==> inputs of run a <==
==> flow/design.v (excerpt) <==
module uart_pwm_top (
    input  wire        clk,         
    input  wire        rst_n,       
    input  wire        uart_rx,     
    output wire [8:0]  pwm_out,     
    output wire [6:0] seg0,
    output wire [6:0] seg1,
    output wire [6:0] seg2,
    output wire [6:0] seg3,
    output wire [3:0] pkt_count
);
    wire        rx_valid;
    wire [15:0] rx_data;
    uart_rx #(.CLOCKS_PER_PULSE(434),  
              .BITS_PER_WORD(8), 
              .W_OUT(16) 
    ) uart_rx_inst (
        .clk(clk),
        .rst_n(rst_n),
        .rx(uart_rx),
        .m_data(rx_data),
        .m_valid(rx_valid)
    );
    wire [15:0] duty0, duty1, duty2, duty3, duty4, duty5, duty6, duty7, duty8;
    uart_pwm_data_store #(
        .WIDTH(16),
        .CHANNELS(9)
    ) data_store_inst (
        .clk(clk),
        .rst_n(rst_n),
        .rx_valid(rx_valid),
        .rx_data(rx_data),
        .pkt_count(pkt_count),
        .duty0(duty0), .duty1(duty1), .duty2(duty2),
        .duty3(duty3), .duty4(duty4), .duty5(duty5),
        .duty6(duty6), .duty7(duty7), .duty8(duty8)
    );
    pwm_9ch #(
        .RESOLUTION(16)
    ) pwm_inst (
        .clk(clk),
        .rst_n(rst_n),
        .duty0(duty0),
        .duty1(duty1),
        .duty2(duty2),
        .duty3(duty3),
        .duty4(duty4),
        .duty5(duty5),
        .duty6(duty6),
        .duty7(duty7),
        .duty8(duty8),
        .pwm_out(pwm_out)
    );
    wire [3:0] digit0 = rx_data[3:0];     
    wire [3:0] digit1 = rx_data[7:4];
    wire [3:0] digit2 = rx_data[11:8];
    wire [3:0] digit3 = rx_data[15:12];   
    sev_seg_decorder seg_inst0 (.digit(digit0), .seg(seg0));
    sev_seg_decorder seg_inst1 (.digit(digit1), .seg(seg1));
    sev_seg_decorder seg_inst2 (.digit(digit2), .seg(seg2));
    sev_seg_decorder seg_inst3 (.digit(digit3), .seg(seg3));
endmodule
make LEC_CHECK=0 CAP_MARGIN=20 CORE_MARGIN=2 CORE_UTILIZATION=72 CTS_CLUSTER_SIZE=50 PLACE_DENSITY_LB_ADDON=0.0 SETUP_SLACK_MARGIN=1.07 SLEW_MARGIN=20 finish   # period 3.79 ns
run.sh (not shown) runs the stock make flow with config.mk's settings and CLKGATE_MAP_FILE=.
==> run b: changes against run a <==
==> flow/config.mk (replaced) <==
export PLATFORM = sky130hd
export DESIGN_NAME = uart_pwm_top
export DESIGN_NICKNAME = uart_pwm_top
export VERILOG_FILES = /design/flow/design.v
export SDC_FILE = /design/flow/constraint.sdc
export NUM_CORES = 4
export LEC_CHECK = 0
export CAP_MARGIN = 25
export CELL_PAD_IN_SITES_DETAIL_PLACEMENT = 1
export CORE_MARGIN = 2
export CORE_UTILIZATION = 40
export GPL_TIMING_DRIVEN = 0
export SLEW_MARGIN = 20
==> flow/constraint.sdc (replaced) <==
create_clock -name core_clock -period 20.0 [get_ports {clk}]
set_input_delay 4.0000 -clock core_clock [delete_from_list [all_inputs] [get_ports {clk}]]
set_output_delay 4.0000 -clock core_clock [all_outputs]
set_load 0.01 [all_outputs]
==> run c: changes against run a <==
--- a/flow/config.mk
+++ b/flow/config.mk
@@ -9,6 +9,4 @@
 export CORE_MARGIN = 2
-export CORE_UTILIZATION = 72
-export CTS_CLUSTER_SIZE = 50
-export PLACE_DENSITY_LB_ADDON = 0.0
-export SETUP_SLACK_MARGIN = 1.07
+export CORE_UTILIZATION = 40
+export SETUP_SLACK_MARGIN = 0.62
 export SLEW_MARGIN = 20
==> flow/constraint.sdc (replaced) <==
create_clock -name core_clock -period 6.82 [get_ports {clk}]
set_input_delay 1.3640 -clock core_clock [delete_from_list [all_inputs] [get_ports {clk}]]
set_output_delay 1.3640 -clock core_clock [all_outputs]
set_load 0.01 [all_outputs]
==> run d: changes against run a <==
--- a/flow/config.mk
+++ b/flow/config.mk
@@ -7,2 +7,3 @@
 export LEC_CHECK = 0
+export ABC_AREA = 1
 export CAP_MARGIN = 20
@@ -10,5 +11,7 @@
 export CORE_UTILIZATION = 72
-export CTS_CLUSTER_SIZE = 50
-export PLACE_DENSITY_LB_ADDON = 0.0
-export SETUP_SLACK_MARGIN = 1.07
+export CTS_CLUSTER_DIAMETER = 394
+export CTS_CLUSTER_SIZE = 14
+export HOLD_SLACK_MARGIN = 0.08
+export PLACE_DENSITY_LB_ADDON = 0.24
+export SETUP_SLACK_MARGIN = -0.54
 export SLEW_MARGIN = 20
==> flow/constraint.sdc (replaced) <==
create_clock -name core_clock -period 11.2 [get_ports {clk}]
set_input_delay 2.2400 -clock core_clock [delete_from_list [all_inputs] [get_ports {clk}]]
set_output_delay 2.2400 -clock core_clock [all_outputs]
set_load 0.01 [all_outputs]
==> comparison <==
Run d completed with no timing, DRC or antenna violations. Run c finished clean. Run a finished with timing, DRC and antenna clean. Run b ran to the end with no violations.
Against run d, the sequential share of layout area of run a is lower by 2.7 points.
Count of clock-buffer cells in the layout is the same in run a and run b.
Against run c, the die size of run d is lower by about 44%.
Cell count, highest first: run b, run d, run c, run a.
In critical path depth, run a and run b do not differ.
Utilization, highest first: run a, run d, run b, run c.
Synthesized area is the same in run a and run c.
Between run d and run b, the lower worst setup slack is in run d (gap 6600 ps).

==> inputs of job 7144 <==
uart_pwm_top again, from the RTL that the note above started with.
Design uart_pwm_top, start of the top module:
module uart_pwm_top (
    input  wire        clk,         
    input  wire        rst_n,       
    input  wire        uart_rx,     
    output wire [8:0]  pwm_out,     
    output wire [6:0] seg0,
    output wire [6:0] seg1,
    output wire [6:0] seg2,
    output wire [6:0] seg3,
    output wire [3:0] pkt_count
);
Settings: LEC_CHECK=0, CAP_MARGIN=20, CORE_MARGIN=2, CORE_UTILIZATION=64, SLEW_MARGIN=20; clock period 7.72 ns.
==> job 683 (differences from job 7144) <==
- CORE_UTILIZATION: 64 -> 72
- CTS_CLUSTER_SIZE: not set -> 49
- PLACE_DENSITY_LB_ADDON: not set -> 0.0
- SETUP_SLACK_MARGIN: not set -> 1.09
==> flow/constraint.sdc (replaced) <==
create_clock -name core_clock -period 3.79 [get_ports {clk}]
set_input_delay 0.7580 -clock core_clock [delete_from_list [all_inputs] [get_ports {clk}]]
set_output_delay 0.7580 -clock core_clock [all_outputs]
set_load 0.01 [all_outputs]
==> impl_metrics.env <==
# physical design summary
export IMPL_die_width_um=160
export IMPL_floorplan_core_area_um2=23600
export IMPL_timing_critical_path_cells="clkinvlp_4 > ha_4 > inv_2 > mux4_2 > buf_6"
export IMPL_outcome="complete, no violations"
export IMPL_grt_setup_unrepaired="true"
export IMPL_finalCritPeriodShare_pct=74.2
export IMPL_pwr_group_sequential_mw=3.75
That was job 683.
==> impl_metrics.env <==
# physical design summary
export IMPL_grt_setup_unrepaired="false"
export IMPL_outcome="complete, no violations"
export IMPL_finalCritPeriodShare_pct=56.8
export IMPL_die_width_um=169
export IMPL_timing_critical_path_cells="inv_1 > ha_1 > inv_1 > mux4_2 > clkdlybuf4s50_1"
export IMPL_pwr_group_sequential_mw=1.84
export IMPL_floorplan_core_area_um2=26900
That was job 7144.

==> build 6 <==
==> flow/design.v <==
module uart_rx #(
    parameter CLOCKS_PER_PULSE = 4 ,  
              BITS_PER_WORD = 8,  
              W_OUT = 24  
) (
    input clk,rst_n,rx,
    output reg m_valid,
    output reg [W_OUT-1:0] m_data 
);
    localparam  IDLE    = 2'b00, 
                START   = 2'b01, 
                DATA    = 2'b10, 
                STOP    = 2'b11;
  	reg [1:0] state; 
    localparam NUM_WORDS = W_OUT / BITS_PER_WORD;
    reg[$clog2(CLOCKS_PER_PULSE)-1:0] c_clocks;
    reg[$clog2(BITS_PER_WORD)-1:0] c_bits;
    reg[$clog2(NUM_WORDS)-1:0] c_words;
    always @(posedge clk or negedge rst_n) begin
        if (!rst_n) begin
            {c_words,c_bits,c_clocks,m_valid,m_data} <= 1'b0;
            state <= IDLE;
        end else begin
            m_valid <= 0;
            case(state)
                IDLE: if(rx == 0)
                    state <= START;
                START: if(c_clocks == CLOCKS_PER_PULSE/2 - 1) begin
                        c_clocks <= 0;
                        state <= DATA;
                    end else begin
                        c_clocks <= c_clocks + 1;
                    end
              DATA:   if(c_clocks == CLOCKS_PER_PULSE-1)begin
                            c_clocks <= 0;
                            m_data <= {rx, m_data[W_OUT-1:1]};  
                            if(c_bits == BITS_PER_WORD-1) begin
                                c_bits <= 0;
                                state <= STOP;  
                                if(c_words == NUM_WORDS - 1) begin
                                    m_valid <= 1;  
                                    c_words <= 0;  
                                end else c_words <= c_words + 1;  
                            end else c_bits <= c_bits + 1;  
                        end else c_clocks <= c_clocks + 1;  
                STOP: if(c_clocks == CLOCKS_PER_PULSE - 1) begin
                        c_clocks <= 0;
                        state <= IDLE;  
                    end else c_clocks <= c_clocks + 1;
            endcase
        end
    end        
endmodule
module pwm_9ch #(
    parameter RESOLUTION = 16
)(
    input  wire                 clk,
    input  wire                 rst_n,
    input  wire [RESOLUTION-1:0] duty0,
    input  wire [RESOLUTION-1:0] duty1,
    input  wire [RESOLUTION-1:0] duty2,
    input  wire [RESOLUTION-1:0] duty3,
    input  wire [RESOLUTION-1:0] duty4,
    input  wire [RESOLUTION-1:0] duty5,
    input  wire [RESOLUTION-1:0] duty6,
    input  wire [RESOLUTION-1:0] duty7,
    input  wire [RESOLUTION-1:0] duty8,
    output reg  [8:0]           pwm_out
);
    reg [RESOLUTION-1:0] counter;
    always @(posedge clk or negedge rst_n) begin
        if (!rst_n)
            counter <= {RESOLUTION{1'b0}};
        else
            counter <= counter + 1;
    end
    always @(posedge clk or negedge rst_n) begin
        if (!rst_n) begin
            pwm_out <= 9'b0;
        end else begin
            pwm_out[0] <= (counter < duty0);
            pwm_out[1] <= (counter < duty1);
            pwm_out[2] <= (counter < duty2);
            pwm_out[3] <= (counter < duty3);
            pwm_out[4] <= (counter < duty4);
            pwm_out[5] <= (counter < duty5);
            pwm_out[6] <= (counter < duty6);
            pwm_out[7] <= (counter < duty7);
            pwm_out[8] <= (counter < duty8);
        end
    end
endmodule
module sev_seg_decorder(
    input [3:0] digit,
    output reg [6:0] seg
);
    always @(*)begin
        case(digit)
           4'd0: seg  = 7'b1000000;  
            4'd1: seg  = 7'b1111001;  
            4'd2: seg  = 7'b0100100;  
            4'd3: seg  = 7'b0110000;  
            4'd4: seg  = 7'b0011001;  
            4'd5: seg  = 7'b0010010;  
            4'd6: seg  = 7'b0000010;  
            4'd7: seg  = 7'b1111000;  
            4'd8: seg  = 7'b0000000;  
            4'd9: seg  = 7'b0010000;  
            4'd10: seg = 7'b0001000;  
            4'd11: seg = 7'b0000011;  
            4'd12: seg = 7'b1000110;  
            4'd13: seg = 7'b0100001;  
            4'd14: seg = 7'b0000110;  
            4'd15: seg = 7'b0001110;  
            default: seg = 7'b0111111;  
        endcase 
        end
endmodule
module uart_pwm_data_store #(
    parameter WIDTH = 16,
    parameter CHANNELS = 9
)(
    input  wire              clk,
    input  wire              rst_n,
    input  wire              rx_valid,
    input  wire [WIDTH-1:0]  rx_data,
    output reg  [3:0]        pkt_count,
    output reg [WIDTH-1:0] duty0,
    output reg [WIDTH-1:0] duty1,
    output reg [WIDTH-1:0] duty2,
    output reg [WIDTH-1:0] duty3,
    output reg [WIDTH-1:0] duty4,
    output reg [WIDTH-1:0] duty5,
    output reg [WIDTH-1:0] duty6,
    output reg [WIDTH-1:0] duty7,
    output reg [WIDTH-1:0] duty8
);
    reg [WIDTH-1:0] duty_reg [0:CHANNELS-1];
    integer k;
    always @(posedge clk or negedge rst_n) begin
        if (!rst_n) begin
            pkt_count <= 4'd0;
            for (k = 0; k < CHANNELS; k = k + 1)
                duty_reg[k] <= {WIDTH{1'b0}};
            duty0 <= 0; duty1 <= 0; duty2 <= 0;
            duty3 <= 0; duty4 <= 0; duty5 <= 0;
            duty6 <= 0; duty7 <= 0; duty8 <= 0;
        end else if (rx_valid) begin
            duty_reg[pkt_count] <= rx_data;
            duty0 <= duty_reg[0];
            duty1 <= duty_reg[1];
            duty2 <= duty_reg[2];
            duty3 <= duty_reg[3];
            duty4 <= duty_reg[4];
            duty5 <= duty_reg[5];
            duty6 <= duty_reg[6];
            duty7 <= duty_reg[7];
            duty8 <= duty_reg[8];
            if (pkt_count == CHANNELS-1)
                pkt_count <= 4'd0;
            else
                pkt_count <= pkt_count + 1;
        end
    end
endmodule
module uart_pwm_top (
    input  wire        clk,         
    input  wire        rst_n,       
    input  wire        uart_rx,     
    output wire [8:0]  pwm_out,     
    output wire [6:0] seg0,
    output wire [6:0] seg1,
    output wire [6:0] seg2,
    output wire [6:0] seg3,
    output wire [3:0] pkt_count
);
    wire        rx_valid;
    wire [15:0] rx_data;
    uart_rx #(.CLOCKS_PER_PULSE(434),  
              .BITS_PER_WORD(8), 
              .W_OUT(16) 
    ) uart_rx_inst (
        .clk(clk),
        .rst_n(rst_n),
        .rx(uart_rx),
        .m_data(rx_data),
        .m_valid(rx_valid)
    );
    wire [15:0] duty0, duty1, duty2, duty3, duty4, duty5, duty6, duty7, duty8;
    uart_pwm_data_store #(
        .WIDTH(16),
        .CHANNELS(9)
    ) data_store_inst (
        .clk(clk),
        .rst_n(rst_n),
        .rx_valid(rx_valid),
        .rx_data(rx_data),
        .pkt_count(pkt_count),
        .duty0(duty0), .duty1(duty1), .duty2(duty2),
        .duty3(duty3), .duty4(duty4), .duty5(duty5),
        .duty6(duty6), .duty7(duty7), .duty8(duty8)
    );
    pwm_9ch #(
        .RESOLUTION(16)
    ) pwm_inst (
        .clk(clk),
        .rst_n(rst_n),
        .duty0(duty0),
        .duty1(duty1),
        .duty2(duty2),
        .duty3(duty3),
        .duty4(duty4),
        .duty5(duty5),
        .duty6(duty6),
        .duty7(duty7),
        .duty8(duty8),
        .pwm_out(pwm_out)
    );
    wire [3:0] digit0 = rx_data[3:0];     
    wire [3:0] digit1 = rx_data[7:4];
    wire [3:0] digit2 = rx_data[11:8];
    wire [3:0] digit3 = rx_data[15:12];   
    sev_seg_decorder seg_inst0 (.digit(digit0), .seg(seg0));
    sev_seg_decorder seg_inst1 (.digit(digit1), .seg(seg1));
    sev_seg_decorder seg_inst2 (.digit(digit2), .seg(seg2));
    sev_seg_decorder seg_inst3 (.digit(digit3), .seg(seg3));
endmodule
==> flow/run.sh <==
#!/bin/bash
# the make line also repeats each setting of config.mk as NAME=value (left out here)
make -C /OpenROAD-flow-scripts/flow DESIGN_CONFIG=/design/flow/config.mk WORK_HOME=/design/flow/orfs CLKGATE_MAP_FILE= finish
==> flow/config.mk <==
export PLATFORM = sky130hd
export DESIGN_NAME = uart_pwm_top
export DESIGN_NICKNAME = uart_pwm_top
export VERILOG_FILES = /design/flow/design.v
export SDC_FILE = /design/flow/constraint.sdc
export NUM_CORES = 4
export LEC_CHECK = 0
export CAP_MARGIN = 20
export CORE_MARGIN = 2
export CORE_UTILIZATION = 70
export CTS_CLUSTER_SIZE = 34
export HOLD_SLACK_MARGIN = -0.1
export MAX_ROUTING_LAYER = met4
export SETUP_SLACK_MARGIN = 4.46
export SLEW_MARGIN = 20
export TNS_END_PERCENT = 5
==> flow/constraint.sdc <==
create_clock -name core_clock -period 18.0 [get_ports {clk}]
set_input_delay 3.6000 -clock core_clock [delete_from_list [all_inputs] [get_ports {clk}]]
set_output_delay 3.6000 -clock core_clock [all_outputs]
set_load 0.01 [all_outputs]
==> inputs of build 40, as changes to build 6 <==
- ABC_AREA: default -> 1
- CORE_ASPECT_RATIO: default -> 1.18
- CORE_UTILIZATION: 70 -> 72
- CTS_CLUSTER_SIZE: 34 -> 15
- HOLD_SLACK_MARGIN: -0.1 -> default
- MAX_ROUTING_LAYER: met4 -> default
- PLACE_DENSITY_LB_ADDON: default -> 0.02
- SETUP_SLACK_MARGIN: 4.46 -> 1.11
- TNS_END_PERCENT: 5 -> default
==> flow/constraint.sdc (replaced) <==
create_clock -name core_clock -period 3.79 [get_ports {clk}]
set_input_delay 0.7580 -clock core_clock [delete_from_list [all_inputs] [get_ports {clk}]]
set_output_delay 0.7580 -clock core_clock [all_outputs]
set_load 0.01 [all_outputs]
==> results <==
	build 6	build 40
Outcome	timing/DRC/antenna clean	timing/DRC/antenna clean
Capturing instance or port of the critical path	seg3[3]	seg2[0]
Met2 GRT Util	0.5420	0.5591
Layout inverter count without the clock tree	181	231
Pin count of the biggest net entering global routing	134	130
Wire length of the first global-routing pass	64480 um	67370 um
Total placed instance area	0.01800 mm^2	0.01783 mm^2
Net Count, Synth	1787	2156
Signal buf overhead	0.02829	0.04403
Clock group power	760 uW	3.58 mW
Power Dens Cells	81.20 mW/mm^2	380.6 mW/mm^2
Number of rows in the core area	57	61
Worst setup startpoint	uart_rx_inst.m_data[13]$_DFFE_PN0P_	uart_rx_inst.m_data[8]$_DFFE_PN0P_
CORE AREA	0.02439 mm^2	0.02358 mm^2
Utilization after layout	0.7905	0.8254
Non-filler cells in the finished layout	1983	2381
Met1 track demand over resource	0.4364	0.4383
Die Ht	161.9 um	172.2 um
Net count of the finished layout	1805	2213
Tally of unique sky130hd cells used after synthesis	53	27
Tool warnings	54	57
Proportion of cell area spent on the clock network	0.06392	0.06190
Met3 Use GR	0.03805	0.05567
R2R Path End	data_store_inst.duty_reg[3][6]$_DFFE_PN0P_	data_store_inst.pkt_count[3]$_DFFE_PN0P_
Worst-case setup slack after placement	12120 ps	1033 ps
Repair and plain buffers	53	105
Power figures rest on the tool's default switching activity, not on a simulated workload.
